Design processor, start of the top module:
module processor(clk,rst,ld,kernel,o_img_re,o_img_addr,i_img_data,
                 o_out_we,o_out_addr,o_out_data,o_complete);
For scale: roughly 7300 cells after synthesis, roughly 1500 flip-flops, ~200 I/O pins, roughly 89000 µm² of cells after synthesis.
clock: 7.23 ns
lec_check: 0
cap_margin: 20
core_margin: 2
core_utilization: 72
cts_cluster_size: 42
gpl_timing_driven: 1
hold_slack_margin: 0.28
max_routing_layer: met5
place_density_lb_addon: 0.26
slew_margin: 20
tns_end_percent: 75
run.sh (not shown) runs the stock make flow with config.mk's settings and CLKGATE_MAP_FILE=.
The starting point ended with an error in 5_1_grt with GRT-0116.
Change:
Settings changed: CORE_UTILIZATION 72 to 25, CTS_CLUSTER_SIZE 42 to unset, GPL_TIMING_DRIVEN 1 to unset, HOLD_SLACK_MARGIN 0.28 to unset, MAX_ROUTING_LAYER met5 to unset, PLACE_DENSITY_LB_ADDON 0.26 to unset, TNS_END_PERCENT 75 to unset.
Clock period 7.23 ns to 9.18 ns, I/O delays scaled along.
=> This time the run went through all stages and came out clean. Area after synthesis does not change. Die size rises to 2.9 times its value. Synthesized cell count is unchanged.
Change:
Settings changed: CORE_UTILIZATION 25 to 39, GPL_TIMING_DRIVEN set to 0, HOLD_SLACK_MARGIN set to 0.28, MAX_ROUTING_LAYER set to met5, TNS_END_PERCENT set to 75.
Clock period 9.18 ns to 5.96 ns, I/O delays scaled along.
Effect: Now the flow produced a layout that fails on negative setup slack. Clock-buffer cell count came out lower by 6. Power came out higher by 60%. Maximum frequency came out higher by 13%.
Change:
Settings changed: CAP_MARGIN 20 to 5, CORE_UTILIZATION 39 to 70, CTS_CLUSTER_SIZE set to 42, GPL_TIMING_DRIVEN 0 to 1.
What happened:
- With this change the flow stopped in 5_1_grt
- die size drops by about 44%
- area after synthesis does not change
- synthesized cell count stays the same

Setup of the previous run:
Starting RTL as in the previous note.
make LEC_CHECK=0 ABC_AREA=1 CAP_MARGIN=5 CELL_PAD_IN_SITES_DETAIL_PLACEMENT=2 CELL_PAD_IN_SITES_GLOBAL_PLACEMENT=2 CORE_ASPECT_RATIO=1.47 CORE_MARGIN=2 CORE_UTILIZATION=40 GPL_ROUTABILITY_DRIVEN=0 GPL_TIMING_DRIVEN=0 MAX_ROUTING_LAYER=met4 MIN_ROUTING_LAYER=met2 PLACE_DENSITY=0.61 SETUP_SLACK_MARGIN=1.31 SLEW_MARGIN=20 TNS_END_PERCENT=45 finish   # period 9.58 ns
FAIL the previous run @ 5_1_grt: tool exited with error
Relative to the previous run, the following input files were edited for the current run:
==> flow/config.mk <==
export PLATFORM = sky130hd
export DESIGN_NAME = processor
export DESIGN_NICKNAME = processor
export VERILOG_FILES = /design/flow/design.v
export SDC_FILE = /design/flow/constraint.sdc
export NUM_CORES = 4
export LEC_CHECK = 0
export CAP_MARGIN = 20
export CORE_MARGIN = 2
export CORE_UTILIZATION = 62
export PLACE_DENSITY = 0.35
export SETUP_SLACK_MARGIN = 0.73
export SLEW_MARGIN = 20
==> flow/constraint.sdc <==
create_clock -name core_clock -period 7.75 [get_ports {clk}]
set_input_delay 1.5500 -clock core_clock [delete_from_list [all_inputs] [get_ports {clk}]]
set_output_delay 1.5500 -clock core_clock [all_outputs]
set_load 0.01 [all_outputs]
## What came out
- The run showing the greater post-synth tally of flip-flops with integrated enable is the previous run.
- The flow did not stop early for the current run: all stages ran, and the layout cleared the timing, design-rule and antenna checks.
- The current run vs the previous run, dominant combinational cell family by area after synthesis: multiplexers vs simple AND/OR/NAND/NOR gates
- The previous run -> the current run: total of flip-flops plus latches after synthesis decreased slightly
- The current run: area share of xor/xnor cells in the synthesized design is 0.38 points higher than what the previous run reported.

processor again, from the RTL that the note above started with.
make LEC_CHECK=0 CAP_MARGIN=5 CELL_PAD_IN_SITES_DETAIL_PLACEMENT=1 CELL_PAD_IN_SITES_GLOBAL_PLACEMENT=2 CORE_MARGIN=2 CORE_UTILIZATION=40 GPL_TIMING_DRIVEN=0 MAX_ROUTING_LAYER=met4 MIN_ROUTING_LAYER=met2 PLACE_DENSITY=0.61 SETUP_SLACK_MARGIN=1.31 SLEW_MARGIN=20 finish   # period 5.21 ns
The first run aborted during global routing (5_1_grt), error GRT-0116.
Then changed:
CAP_MARGIN = 40   (was 5)
CELL_PAD_IN_SITES_DETAIL_PLACEMENT = not set   (was 1)
CELL_PAD_IN_SITES_GLOBAL_PLACEMENT = not set   (was 2)
CORE_UTILIZATION = 57   (was 40)
CTS_CLUSTER_SIZE = 14   (was not set)
GPL_TIMING_DRIVEN = not set   (was 0)
MAX_ROUTING_LAYER = not set   (was met4)
MIN_ROUTING_LAYER = not set   (was met2)
PLACE_DENSITY = not set   (was 0.61)
SETUP_SLACK_MARGIN = not set   (was 1.31)
clock period = 5.64 ns   (was 5.21 ns; I/O delays follow)
=> The new run ran to the end with violations: negative setup slack. Area after synthesis stays the same. Die size goes down by a quarter to a third. Synthesized cell count is unchanged.
Then changed:
CAP_MARGIN = 20   (was 40)
CORE_UTILIZATION = 40   (was 57)
CTS_CLUSTER_SIZE = not set   (was 14)
clock period = 11.9 ns   (was 5.64 ns; I/O delays follow)
Effect: The new run finished clean; power goes down by 52%; core utilization is lower by 23 points; area after synthesis is unchanged; clock skew came out lower by 0.028 ns; sequential cell count is unchanged; setup slack improved by 4.7 ns; global-route usage goes down by 14 points; maximum frequency drops by 17%; synthesized cell count is unchanged.
Then changed:
CORE_ASPECT_RATIO = 0.5   (was not set)
CORE_UTILIZATION = 72   (was 40)
CTS_CLUSTER_DIAMETER = 356   (was not set)
CTS_CLUSTER_SIZE = 100   (was not set)
PLACE_DENSITY = 0.36   (was not set)
TNS_END_PERCENT = 10   (was not set)
clock period = 5.44 ns   (was 11.9 ns; I/O delays follow)
After rerunning: The new run never finished: it broke off in global routing (5_1_grt). Area after synthesis does not change. Synthesized cell count is unchanged. Die area went down by well over a third.
Then changed:
CORE_ASPECT_RATIO = not set   (was 0.5)
CORE_UTILIZATION = 21   (was 72)
CTS_CLUSTER_DIAMETER = not set   (was 356)
CTS_CLUSTER_SIZE = not set   (was 100)
PLACE_DENSITY = not set   (was 0.36)
TNS_END_PERCENT = not set   (was 10)
clock period = 17.3 ns   (was 5.44 ns; I/O delays follow)
This time the run finished with timing, DRC and antenna clean.
Synthesized cell count does not change.
Synthesized area is unchanged.
Die size came out higher to 3.4 times its value.
Power is estimated from default activity; no workload was simulated.
